Design microprocessor, start of the top module:
module microprocessor #(parameter N = 8, ROM_addressBits = 6, RF_addressBits = 3) (
  input  logic                           clk             ,
  input  logic                           rst_n           ,
  input  logic [ 3+2*(RF_addressBits):0] ROM_data        ,
  input  logic [                  N-1:0] SRAM_data       ,
  output logic                           overflowPC      ,
  output logic                           ROM_readEnable  ,
  output logic                           SRAM_readEnable ,
  output logic                           SRAM_writeEnable,
  output logic [    ROM_addressBits-1:0] ROM_address     ,
  output logic [(2**RF_addressBits)-1:0] SRAM_address    ,
  output logic [                  N-1:0] SRAM_data_in
);
Size: roughly 46 I/O pins.
make LEC_CHECK=0 ABC_AREA=1 CAP_MARGIN=20 CORE_MARGIN=2 CORE_UTILIZATION=72 CTS_CLUSTER_DIAMETER=45 PLACE_DENSITY=0.65 SETUP_SLACK_MARGIN=-0.13 SLEW_MARGIN=20 finish   # period 4.3 ns
run.sh (not shown) runs the stock make flow with config.mk's settings and CLKGATE_MAP_FILE=.
The first run died in 5_1_grt on GRT-0232.
Edit:
- ABC_AREA: 1 -> default
- CORE_UTILIZATION: 72 -> 63
- CTS_CLUSTER_DIAMETER: 45 -> default
- PLACE_DENSITY: 0.65 -> default
- SETUP_SLACK_MARGIN: -0.13 -> default
- clock period: 4.3 -> 6.16 ns (I/O delays scaled with it)
Effect: Now the flow completed with no timing, DRC or antenna violations; synthesized area climbs by 2.0%; die size went up by 16%; synthesized cell count drops by 8.2%.
Edit:
- CORE_UTILIZATION: 63 -> 65
- clock period: 6.16 -> 5.85 ns (I/O delays scaled with it)
=>
- setup slack improved by 0.072 ns
- clock skew drops by 0.0032 ns
- design area is higher by 1.9%
- core utilization rose by 4.4 points
- critical path depth came out lower by 1
- wire length is lower by 1.4%
- cell count rises by 1.4%
- power is higher by 6.1%
- via count is about the same
- sequential power went up by 5.6%
- global-route usage rises by 0.75 points
Edit:
- ABC_AREA: default -> 1
- CTS_CLUSTER_DIAMETER: default -> 234
- CTS_CLUSTER_SIZE: default -> 99
- TNS_END_PERCENT: default -> 5
- clock period: 5.85 -> 3.25 ns (I/O delays scaled with it)
Effect:
- With this change the flow never finished: it broke off in 5_1_grt on GRT-0232
- synthesized cell count goes up by 9.0%
- die size decreases by 1.9%
- area after synthesis decreases by 1.9%
Edit:
- ABC_AREA: 1 -> default
- CORE_UTILIZATION: 65 -> 70
- CTS_CLUSTER_DIAMETER: 234 -> default
- CTS_CLUSTER_SIZE: 99 -> default
- TNS_END_PERCENT: 5 -> default
- clock period: 3.25 -> 5.15 ns (I/O delays scaled with it)
Outcome: The changed run completed with no timing, DRC or antenna violations; die area fell by 5.1%; area after synthesis rose by 2.0%; synthesized cell count goes down by 8.2%.

========
microprocessor again, from the RTL that the note above started with.
Settings: LEC_CHECK=0, CAP_MARGIN=20, CELL_PAD_IN_SITES_DETAIL_PLACEMENT=0, CORE_ASPECT_RATIO=1.28, CORE_MARGIN=8, CORE_UTILIZATION=40, CTS_CLUSTER_DIAMETER=372, CTS_CLUSTER_SIZE=94, HOLD_SLACK_MARGIN=-0.09, PLACE_DENSITY_LB_ADDON=0.01, SETUP_SLACK_MARGIN=-0.56, SLEW_MARGIN=20, TNS_END_PERCENT=15; clock period 6.0 ns.
Then changed:
Settings changed: CELL_PAD_IN_SITES_DETAIL_PLACEMENT 0 to 1, CORE_ASPECT_RATIO 1.28 to 1.83, CORE_MARGIN 8 to 2, CORE_UTILIZATION 40 to 26, CTS_CLUSTER_DIAMETER 372 to default, CTS_CLUSTER_SIZE 94 to 76, HOLD_SLACK_MARGIN -0.09 to default, PLACE_DENSITY_LB_ADDON 0.01 to 0.14, SETUP_SLACK_MARGIN -0.56 to default, SLEW_MARGIN 20 to 40, TNS_END_PERCENT 15 to default.
Outcome: The changed run ran to the end with no violations. Routed wire length rose by 23%. Critical path depth came out lower by 7. Die size went up by 31%. Clock-buffer cell count decreases by 1. Worst setup slack degrades by 0.20 ns.
Then changed:
Settings changed: ABC_AREA from default to 0, CELL_PAD_IN_SITES_GLOBAL_PLACEMENT from default to 2, CORE_ASPECT_RATIO 1.83 to 1.35, CORE_MARGIN 2 to 6, CORE_UTILIZATION 26 to 23, CTS_CLUSTER_DIAMETER from default to 187, CTS_CLUSTER_SIZE 76 to 66, GPL_ROUTABILITY_DRIVEN from default to 0, HOLD_SLACK_MARGIN from default to 0.03, MIN_ROUTING_LAYER from default to met2, PLACE_DENSITY from default to 0.81, PLACE_DENSITY_LB_ADDON 0.14 to default, SETUP_SLACK_MARGIN from default to -0.52, TNS_END_PERCENT from default to 45.
What happened: The new run ran to the end with violations: negative setup slack; first-iteration DRC count grows to 7.2 times its value; power went up slightly; utilization falls by 4.6 points; cell area falls by a few percent.
Then changed:
Settings changed: ABC_AREA 0 to default, CAP_MARGIN 20 to 0, CELL_PAD_IN_SITES_DETAIL_PLACEMENT 1 to 2, CORE_ASPECT_RATIO 1.35 to 0.8, CORE_MARGIN 6 to 7, CORE_UTILIZATION 23 to 40, CTS_CLUSTER_DIAMETER 187 to 31, CTS_CLUSTER_SIZE 66 to 97, GPL_ROUTABILITY_DRIVEN 0 to default, GPL_TIMING_DRIVEN from default to 0, HOLD_SLACK_MARGIN 0.03 to 0.24, MIN_ROUTING_LAYER met2 to default, PLACE_DENSITY 0.81 to default, SETUP_SLACK_MARGIN -0.52 to 0.8, SLEW_MARGIN 40 to 20, TNS_END_PERCENT 45 to default.
What happened: With this change the flow went through all stages and came out clean; routed wire length came out higher by about a fifth; via count came out lower by about a fifth; die size came out lower by well over a third; global-route usage came out higher by 5.5 points.

========
microprocessor again, from the RTL that the note above started with.
==> flow/design.v (excerpt) <==
module microprocessor #(parameter N = 8, ROM_addressBits = 6, RF_addressBits = 3) (
  input  logic                           clk             ,
  input  logic                           rst_n           ,
  input  logic [ 3+2*(RF_addressBits):0] ROM_data        ,
  input  logic [                  N-1:0] SRAM_data       ,
  output logic                           overflowPC      ,
  output logic                           ROM_readEnable  ,
  output logic                           SRAM_readEnable ,
  output logic                           SRAM_writeEnable,
  output logic [    ROM_addressBits-1:0] ROM_address     ,
  output logic [(2**RF_addressBits)-1:0] SRAM_address    ,
  output logic [                  N-1:0] SRAM_data_in
);
  logic RF_selectDestA, RF_selectDestB, RF_writeEnable;
  logic [1:0] RF_selectSource;
  logic [RF_addressBits-1:0] RF_writeAddress, RF_readAddressA, RF_readAddressB;
  logic [N-1:0] RF_AluRes, RF_Im, RF_destAluA, RF_destAluB;
  RF #(.N(N), .addressBits(RF_addressBits)) rf (
    clk,
    rst_n,
    RF_selectDestA,
    RF_selectDestB,
    RF_selectSource,
    RF_writeAddress,
    RF_writeEnable,
    RF_readAddressA,
    RF_readAddressB,
    RF_AluRes, SRAM_data, RF_Im,
    RF_destAluA, SRAM_data_in, RF_destAluB, SRAM_address);
  logic ALU_rst, ALU_en;
  logic [2:0] ALU_OP, ALU_ONZ;
  ALU #(N) alu (
    clk,
    rst_n,
    ALU_rst,
    ALU_en,
    ALU_OP,
    RF_destAluA,
    RF_destAluB,
    ALU_ONZ,
    RF_AluRes
  );
  FSM #(.N(N), .M(RF_addressBits), .P(ROM_addressBits)) fsm (
    clk,
    rst_n,
    overflowPC,
    RF_selectSource,
    RF_writeAddress,
    RF_writeEnable,
    RF_readAddressA,
    RF_readAddressB,
    RF_selectDestA,
    RF_selectDestB,
  ...
==> flow/config.mk <==
export PLATFORM = sky130hd
export DESIGN_NAME = microprocessor
export DESIGN_NICKNAME = microprocessor
export VERILOG_FILES = /design/flow/design.v
export SDC_FILE = /design/flow/constraint.sdc
export NUM_CORES = 4
export LEC_CHECK = 0
export ABC_AREA = 0
export CAP_MARGIN = 20
export CELL_PAD_IN_SITES_DETAIL_PLACEMENT = 0
export CORE_ASPECT_RATIO = 0.5
export CORE_MARGIN = 2
export CORE_UTILIZATION = 71
export CTS_CLUSTER_DIAMETER = 207
export PLACE_DENSITY_LB_ADDON = 0.13
export SLEW_MARGIN = 20
export TNS_END_PERCENT = 5
==> flow/constraint.sdc <==
create_clock -name core_clock -period 9.41 [get_ports {clk}]
set_input_delay 1.8820 -clock core_clock [delete_from_list [all_inputs] [get_ports {clk}]]
set_output_delay 1.8820 -clock core_clock [all_outputs]
set_load 0.01 [all_outputs]
Then changed:
==> flow/config.mk (replaced) <==
export PLATFORM = sky130hd
export DESIGN_NAME = microprocessor
export DESIGN_NICKNAME = microprocessor
export VERILOG_FILES = /design/flow/design.v
export SDC_FILE = /design/flow/constraint.sdc
export NUM_CORES = 4
export LEC_CHECK = 0
export CAP_MARGIN = 20
export CORE_MARGIN = 2
export CORE_UTILIZATION = 9
export SLEW_MARGIN = 20
==> flow/constraint.sdc (replaced) <==
create_clock -name core_clock -period 6.16 [get_ports {clk}]
set_input_delay 1.2320 -clock core_clock [delete_from_list [all_inputs] [get_ports {clk}]]
set_output_delay 1.2320 -clock core_clock [all_outputs]
set_load 0.01 [all_outputs]
Routed wire length climbs by 21%.
Sequential cell count stays the same.
Global-route usage drops by 35 points.
Worst setup slack gets worse by 1200 ps.
Design area climbs by 20%.
Clock power climbs by 48%.
Core utilization drops by 67 points.
Register-to-register slack gets worse by 2500 ps.
Critical path depth climbs by 1.
Hold slack gets better by 3.1 ps.
Then changed:
--- a/flow/config.mk
+++ b/flow/config.mk
@@ -10 +10 @@
-export CORE_UTILIZATION = 9
+export CORE_UTILIZATION = 40
==> flow/constraint.sdc (replaced) <==
create_clock -name core_clock -period 6.0 [get_ports {clk}]
set_input_delay 1.2000 -clock core_clock [delete_from_list [all_inputs] [get_ports {clk}]]
set_output_delay 1.2000 -clock core_clock [all_outputs]
set_load 0.01 [all_outputs]
- global-route usage increases by 20 points
- total power came out higher by 5.4%
- register-to-register slack degrades by 90 ps
- clock skew is about the same
- hold slack gets worse by 19 ps
- die area goes down by 77%
- worst setup slack improves by 130 ps
- cell count drops by 40%
- routed wire length decreases by 9.9%
- utilization climbs by 36 points
Then changed:
--- a/flow/config.mk
+++ b/flow/config.mk
@@ -8 +8,4 @@
-export CAP_MARGIN = 20
+export CAP_MARGIN = 0
+export CELL_PAD_IN_SITES_DETAIL_PLACEMENT = 2
+export CELL_PAD_IN_SITES_GLOBAL_PLACEMENT = 2
+export CORE_ASPECT_RATIO = 0.8
@@ -10,0 +14,4 @@
+export CTS_CLUSTER_DIAMETER = 189
+export GPL_TIMING_DRIVEN = 0
+export HOLD_SLACK_MARGIN = 0.24
+export SETUP_SLACK_MARGIN = 0.8
Result: Total power grows by roughly a tenth. Design area is higher by a few percent. First-iteration DRC count increases by well over a third. Sequential power stays flat. Critical path depth went down by 2.
Then changed:
==> flow/config.mk (replaced) <==
export PLATFORM = sky130hd
export DESIGN_NAME = microprocessor
export DESIGN_NICKNAME = microprocessor
export VERILOG_FILES = /design/flow/design.v
export SDC_FILE = /design/flow/constraint.sdc
export NUM_CORES = 4
export LEC_CHECK = 0
export CAP_MARGIN = 20
export CELL_PAD_IN_SITES_DETAIL_PLACEMENT = 1
export CORE_MARGIN = 8
export CORE_UTILIZATION = 40
export CTS_CLUSTER_DIAMETER = 372
export CTS_CLUSTER_SIZE = 94
export HOLD_SLACK_MARGIN = -0.09
export PLACE_DENSITY_LB_ADDON = 0.01
export SLEW_MARGIN = 20
export TNS_END_PERCENT = 15
Effect: Wire length fell by 26%. Via count is lower by 14%. Die area rises by 17%. Clock skew is lower by 5.9 ps. Hold slack is better by 14 ps.
Then changed:
==> flow/config.mk (replaced) <==
export PLATFORM = sky130hd
export DESIGN_NAME = microprocessor
export DESIGN_NICKNAME = microprocessor
export VERILOG_FILES = /design/flow/design.v
export SDC_FILE = /design/flow/constraint.sdc
export NUM_CORES = 4
export LEC_CHECK = 0
export CAP_MARGIN = 35
export CELL_PAD_IN_SITES_DETAIL_PLACEMENT = 2
export CORE_MARGIN = 2
export CORE_UTILIZATION = 40
export CTS_CLUSTER_DIAMETER = 391
export HOLD_SLACK_MARGIN = 0.24
export SETUP_SLACK_MARGIN = 0.8
export SLEW_MARGIN = 20
Effect: The new run finished but failed the layout checks on negative setup slack; combinational power is higher by about 45%; worst hold slack gains 90 ps; sequential cell count does not change; die size shrinks by 14%; cell area came out higher by about 10%; via count goes up by about 40%; clock-buffer cell count decreases by 1; area after synthesis is unchanged; worst setup slack got worse by 220 ps; non-clock buffer count rises by 33; cell count is higher by about 3%.

========
Starting RTL as in the previous note.
Settings: LEC_CHECK=0, ABC_AREA=1, CAP_MARGIN=20, CORE_MARGIN=2, CORE_UTILIZATION=72, CTS_CLUSTER_DIAMETER=99, CTS_CLUSTER_SIZE=32, PLACE_DENSITY=0.66, SETUP_SLACK_MARGIN=-0.09, SLEW_MARGIN=20; clock period 4.14 ns.
The baseline aborted during global routing, error GRT-0116.
Rerun with:
PLACE_DENSITY = 0.78   (was 0.66)
SETUP_SLACK_MARGIN = not set   (was -0.09)
clock period = 4.85 ns   (was 4.14 ns; I/O delays follow)
The new run completed with no timing, DRC or antenna violations.
Synthesized cell count does not change.
Die size does not change.
Area after synthesis stays the same.
Rerun with:
ABC_AREA = not set   (was 1)
CORE_UTILIZATION = 40   (was 72)
CTS_CLUSTER_DIAMETER = not set   (was 99)
CTS_CLUSTER_SIZE = not set   (was 32)
PLACE_DENSITY = not set   (was 0.78)
clock period = 5.85 ns   (was 4.85 ns; I/O delays follow)
Effect: Core utilization goes down by 41 points. Cell area barely changes. Setup slack degrades by 5.5 ps. Cell count drops slightly. Critical path depth fell by 2. Via count shrinks by a little under a tenth. Area after synthesis climbs slightly. Sequential power went down by about a fifth. Global-route usage fell by 18 points.
Rerun with:
ABC_AREA = 1   (was not set)
CORE_UTILIZATION = 71   (was 40)
PLACE_DENSITY = 0.35   (was not set)
SETUP_SLACK_MARGIN = 1.08   (was not set)
clock period = 3.83 ns   (was 5.85 ns; I/O delays follow)
Now the flow failed in clock tree synthesis on DPL-0038. Synthesized cell count went up by a little under a tenth. Die area went down by well over a third. Area after synthesis went down slightly.
Rerun with:
CORE_UTILIZATION = 70   (was 71)
PLACE_DENSITY = not set   (was 0.35)
SETUP_SLACK_MARGIN = -0.13   (was 1.08)
clock period = 4.3 ns   (was 3.83 ns; I/O delays follow)
Outcome: Now the flow completed and failed the layout checks on setup timing. Die size increases by 1.4%. Synthesized cell count is unchanged. Area after synthesis does not change.

========
Starting RTL as in the previous note.
Settings: LEC_CHECK=0, ABC_AREA=1, CAP_MARGIN=20, CELL_PAD_IN_SITES_DETAIL_PLACEMENT=0, CORE_MARGIN=2, CORE_UTILIZATION=72, CTS_CLUSTER_DIAMETER=230, CTS_CLUSTER_SIZE=42, PLACE_DENSITY=0.64, SETUP_SLACK_MARGIN=-0.26, SLEW_MARGIN=20; clock period 5.86 ns.
The starting point finished clean.
Rerun with:
- ABC_AREA: 1 -> 0
- CORE_UTILIZATION: 72 -> 71
- CTS_CLUSTER_DIAMETER: 230 -> 207
- PLACE_DENSITY: 0.64 -> default
- SETUP_SLACK_MARGIN: -0.26 -> 0.6
- clock period: 5.86 -> 6.34 ns (I/O delays scaled with it)
After rerunning: First-iteration DRC count climbs by 9.1%; wire length climbs by 9.1%; cell area rises by 3.5%; power went down by 15%; combinational power is lower by 19%; sequential power fell by about 10%; utilization is lower by 0.61 points; via count grows by 4.1%; setup slack gets better by 570 ps.
Rerun with:
- CORE_UTILIZATION: 71 -> 51
- CTS_CLUSTER_SIZE: 42 -> default
- PLACE_DENSITY_LB_ADDON: default -> 0.13
- SETUP_SLACK_MARGIN: 0.6 -> default
- clock period: 6.34 -> 9.41 ns (I/O delays scaled with it)
=> Global-route usage went down by 12 points; wire length shrinks by 0.83%; total power goes down by 34%.

========
alpha:
Starting RTL as in the previous note.
Settings: LEC_CHECK=0, ABC_AREA=1, CAP_MARGIN=0, CORE_MARGIN=2, CORE_UTILIZATION=68, CTS_CLUSTER_DIAMETER=52, CTS_CLUSTER_SIZE=36, SLEW_MARGIN=20; clock period 4.0 ns.
Status(alpha) = ERROR, stage = 5_1_grt
Edits applied to the flow inputs when going from alpha to beta:
==> flow/config.mk <==
export PLATFORM = sky130hd
export DESIGN_NAME = microprocessor
export DESIGN_NICKNAME = microprocessor
export VERILOG_FILES = /design/flow/design.v
export SDC_FILE = /design/flow/constraint.sdc
export NUM_CORES = 4
export LEC_CHECK = 0
export CAP_MARGIN = 20
export CORE_MARGIN = 2
export CORE_UTILIZATION = 40
export SLEW_MARGIN = 20
export TNS_END_PERCENT = 15
==> flow/constraint.sdc <==
create_clock -name core_clock -period 4.23 [get_ports {clk}]
set_input_delay 0.8460 -clock core_clock [delete_from_list [all_inputs] [get_ports {clk}]]
set_output_delay 0.8460 -clock core_clock [all_outputs]
set_load 0.01 [all_outputs]
## What came out
Synthesized cell count (beta vs. alpha) decreases by a little under 10%
Lower synthesized-area fraction occupied by ao, oa, aoi and oai cells was reported by alpha, not beta.
Taking beta over alpha, the row count ratio works out to 1.3.
Layout checks on beta: not met. Flow itself completed; violations: setup timing.
Die area | beta above alpha
beta vs. alpha: floorplan die height now sits higher, total of cells resized after clock tree synthesis now sits higher, Yosys chip area now sits higher.
### beta -> gamma
-- flow/config.mk --
<<< beta, line 7
export LEC_CHECK = 0
export CAP_MARGIN = 20
export CORE_MARGIN = 2
export CORE_UTILIZATION = 40
export SLEW_MARGIN = 20
export TNS_END_PERCENT = 15
>>> gamma, line 7
export LEC_CHECK = 0
export ABC_AREA = 0
export CAP_MARGIN = 20
export CORE_MARGIN = 2
export CORE_UTILIZATION = 71
export PLACE_DENSITY = 0.62
export SETUP_SLACK_MARGIN = 1.08
export SLEW_MARGIN = 20
==> flow/constraint.sdc <==
create_clock -name core_clock -period 3.83 [get_ports {clk}]
set_input_delay 0.7660 -clock core_clock [delete_from_list [all_inputs] [get_ports {clk}]]
set_output_delay 0.7660 -clock core_clock [all_outputs]
set_load 0.01 [all_outputs]
==> comparison <==
- Flow for gamma halted at 4_1_cts, error code DPL-0038.
- Compared beta against gamma; synthesized flop and latch total within noise.
- Compared with beta, in gamma placed wire-length estimate went down 110 µm; row count -25%; area of placed instances has remained practically unchanged.
For delta, these inputs were changed with respect to gamma:
==> flow/config.mk <==
export PLATFORM = sky130hd
export DESIGN_NAME = microprocessor
export DESIGN_NICKNAME = microprocessor
export VERILOG_FILES = /design/flow/design.v
export SDC_FILE = /design/flow/constraint.sdc
export NUM_CORES = 4
export LEC_CHECK = 0
export CAP_MARGIN = 20
export CORE_MARGIN = 2
export CORE_UTILIZATION = 51
export CTS_CLUSTER_DIAMETER = 252
export CTS_CLUSTER_SIZE = 99
export SLEW_MARGIN = 20
==> flow/constraint.sdc <==
create_clock -name core_clock -period 3.17 [get_ports {clk}]
set_input_delay 0.6340 -clock core_clock [delete_from_list [all_inputs] [get_ports {clk}]]
set_output_delay 0.6340 -clock core_clock [all_outputs]
set_load 0.01 [all_outputs]
Findings:
What the final checks of delta revealed, after a flow that finished every stage, was a layout that fails on setup timing.
gamma did not make it past 4_1_cts, where a tool error ended it.
Per the comparison of delta with gamma, die footprint now larger, number of placed cells counting well taps moved up.
gamma and delta ended up with nearly the same post-synth net total.
#### Input delta (epsilon over delta)
-- flow/config.mk --
<<< delta, line 7
export LEC_CHECK = 0
export CAP_MARGIN = 20
export CORE_MARGIN = 2
export CORE_UTILIZATION = 51
export CTS_CLUSTER_DIAMETER = 252
export CTS_CLUSTER_SIZE = 99
export SLEW_MARGIN = 20
>>> epsilon, line 7
export LEC_CHECK = 0
export ABC_AREA = 1
export CAP_MARGIN = 20
export CORE_MARGIN = 2
export CORE_UTILIZATION = 68
export CTS_CLUSTER_DIAMETER = 234
export CTS_CLUSTER_SIZE = 99
export SLEW_MARGIN = 20
export TNS_END_PERCENT = 5
==> flow/constraint.sdc <==
create_clock -name core_clock -period 3.25 [get_ports {clk}]
set_input_delay 0.6500 -clock core_clock [delete_from_list [all_inputs] [get_ports {clk}]]
set_output_delay 0.6500 -clock core_clock [all_outputs]
set_load 0.01 [all_outputs]
==> comparison <==
epsilon is listed as incomplete: the tool reported an error in 5_1_grt and the run ended there. Going from delta to epsilon, the synthesis area per yosys was found to have gone down by 170 µm². The register area share after synthesis of epsilon exceeds that of delta by 0.57 points. As far as placed cell count is concerned, delta and epsilon perform about the same. Worst-case clock buffer depth came out exactly the same in delta and epsilon. Going from delta to epsilon, unique cell type count in the Yosys netlist shrinks by 31.
Power and IR drop assume default switching activity.
